==> flow/design.v (excerpt) <==
module alu16_top (
    input clk,
    input [5:0] alufn,
    input [15:0] a,
    input [15:0] b,
    output reg [15:0] y
  );
Size in the first run: ~54 flip-flops, roughly 55 I/O pins.
Settings: LEC_CHECK=0, ABC_AREA=1, CAP_MARGIN=20, CORE_ASPECT_RATIO=0.92, CORE_MARGIN=2, CORE_UTILIZATION=72, GPL_ROUTABILITY_DRIVEN=0, HOLD_SLACK_MARGIN=0.3, SLEW_MARGIN=20; clock period 2.0 ns.
run.sh (not shown) runs the stock make flow with config.mk's settings and CLKGATE_MAP_FILE=.
The starting point aborted during clock tree synthesis.
==> next run, changes <==
- ABC_AREA: 1 -> not set
- CORE_ASPECT_RATIO: 0.92 -> not set
- CORE_UTILIZATION: 72 -> 68
- GPL_ROUTABILITY_DRIVEN: 0 -> not set
- HOLD_SLACK_MARGIN: 0.3 -> not set
- SETUP_SLACK_MARGIN: not set -> -0.14
- clock period: 2.0 -> 5.62 ns (I/O delays scaled with it)
With this change the flow finished with setup timing left.
Die area went down by 2.7%.
Synthesized area is lower by 8.2%.
Synthesized cell count is lower by 21%.
==> next run, changes <==
- CORE_UTILIZATION: 68 -> 71
- PLACE_DENSITY_LB_ADDON: not set -> 0.0
- SETUP_SLACK_MARGIN: -0.14 -> not set
- TNS_END_PERCENT: not set -> 5
- clock period: 5.62 -> 5.31 ns (I/O delays scaled with it)
Result: With this change the flow failed in global routing with GRT-0116; die area drops by 4.1%; synthesized cell count does not change; synthesized area does not change.
==> next run, changes <==
- CORE_UTILIZATION: 71 -> 40
- PLACE_DENSITY_LB_ADDON: 0.0 -> not set
- TNS_END_PERCENT: 5 -> not set
- clock period: 5.31 -> 6.35 ns (I/O delays scaled with it)
This time the run ran to the end with no violations.
Area after synthesis does not change.
Die size rose by 74%.
Synthesized cell count is unchanged.

---

## run A
alu16_top again, from the RTL that the note above started with.
clock: 5.62 ns
lec_check: 0
cap_margin: 20
core_margin: 2
core_utilization: 72
cts_cluster_size: 22
place_density_lb_addon: 0.04
setup_slack_margin: -0.14
slew_margin: 20
FAIL run A @ 5_1_grt: tool exited with error
The following lists how run B was set up differently from run A:
-- flow/config.mk --
<<< run A, line 11
export CTS_CLUSTER_SIZE = 22
export PLACE_DENSITY_LB_ADDON = 0.04
export SETUP_SLACK_MARGIN = -0.14
>>> run B, line 11
export PLACE_DENSITY_LB_ADDON = 0.27
==> flow/constraint.sdc <==
create_clock -name core_clock -period 5.77 [get_ports {clk}]
set_input_delay 1.1540 -clock core_clock [delete_from_list [all_inputs] [get_ports {clk}]]
set_output_delay 1.1540 -clock core_clock [all_outputs]
set_load 0.01 [all_outputs]
## What came out
Across run A and run B, no clean finish was achieved. Run A failed in 5_1_grt with GRT-0116. Run B: it failed during 5_1_grt, and the tool reported GRT-0232. Cell count after synthesis: run B vs run A — no meaningful difference. Of run A and run B, run B shows the lower number of placed instances with taps included, with run A above it. Run B -> run A: area of the core region delta 0, exact match. Comparing run A and run B, final weighted congestion of routability-driven global placement is lower on run A. Re total clock buffers created by CTS: no difference whatsoever between run B and run A. The number of nets produced by synthesis of run A and that of run B are within noise of each other. As far as area fraction in compound gates after synthesis goes, run B and run A are indistinguishable; the numbers are identical.
Input changes introduced in run C (baseline for comparison: run B):
-- flow/config.mk --
<<< run B, line 10
export CORE_UTILIZATION = 72
export PLACE_DENSITY_LB_ADDON = 0.27
>>> run C, line 10
export CORE_UTILIZATION = 71
export SETUP_SLACK_MARGIN = 1.57
==> flow/constraint.sdc <==
create_clock -name core_clock -period 5.31 [get_ports {clk}]
set_input_delay 1.0620 -clock core_clock [delete_from_list [all_inputs] [get_ports {clk}]]
set_output_delay 1.0620 -clock core_clock [all_outputs]
set_load 0.01 [all_outputs]
Notes after the runs:
Not one of run C and run B finished clean.
Run B never completed, since it errored out during 5_1_grt.
Die extent in x, run C and run B: higher on run C
Run B -> run C: global placement routability congestion decreased by a few percent
Taking run B as the reference, in run C standard cell area after detailed placement now larger, initial standard-cell utilization of the core went down.
Of run C and run B, it is run C that has the lower worst slack at placement.
Diff run C..run B | total cell area reported by yosys after synthesis | unchanged
Run B -> run C: synthesized cell count delta 0, exact match
Run C -> run B: total of hold buffers inserted after clock tree synthesis delta 0, exact match
Setup fix buffers added after clock tree synthesis (higher): run C
~same count of unique library cells instantiated by Yosys in run C and run B
Changes in run D relative to run C:
-- flow/config.mk --
<<< run C, line 10
export CORE_UTILIZATION = 71
export SETUP_SLACK_MARGIN = 1.57
>>> run D, line 10
export CORE_UTILIZATION = 40
export CTS_CLUSTER_DIAMETER = 392
export CTS_CLUSTER_SIZE = 100
<<< run C, line 13
>>> run D, line 14
export TNS_END_PERCENT = 15
==> flow/constraint.sdc <==
create_clock -name core_clock -period 6.5 [get_ports {clk}]
set_input_delay 1.3000 -clock core_clock [delete_from_list [all_inputs] [get_ports {clk}]]
set_output_delay 1.3000 -clock core_clock [all_outputs]
set_load 0.01 [all_outputs]
[summary]
- Run D: full flow OK, the timing, DRC and antenna checks passed
- Reported for run D and run C, area share of and-or/or-and cells after synthesis turned out identical to the last digit.
- Run D vs. run C: worst setup timing slack at the placement stage went up by 820 ps.
- The total number of placement rows of run D exceeds that of run C by 32%.
- Side by side, fraction of the core area occupied by cells at floorplan turned out lower in run D than in run C.
- Of run D and run C, run C shows the lower die width, with run D above it.
- As far as area fraction in mux cells is concerned, run C and run D perform about the same.
- Against run C, run D reports a area of the die that is higher.
- Relative to run C, number of placed cells counting well taps has gone up in run D.
- Reported for run D and run C, post-synthesis cell count turned out identical to the last digit.
- Last weighted congestion value of the routability-driven placer delta for run D relative to run C: 3.0% lower
- Comparing run C against run D, there is no change at all in maximum level of the CTS H-tree.
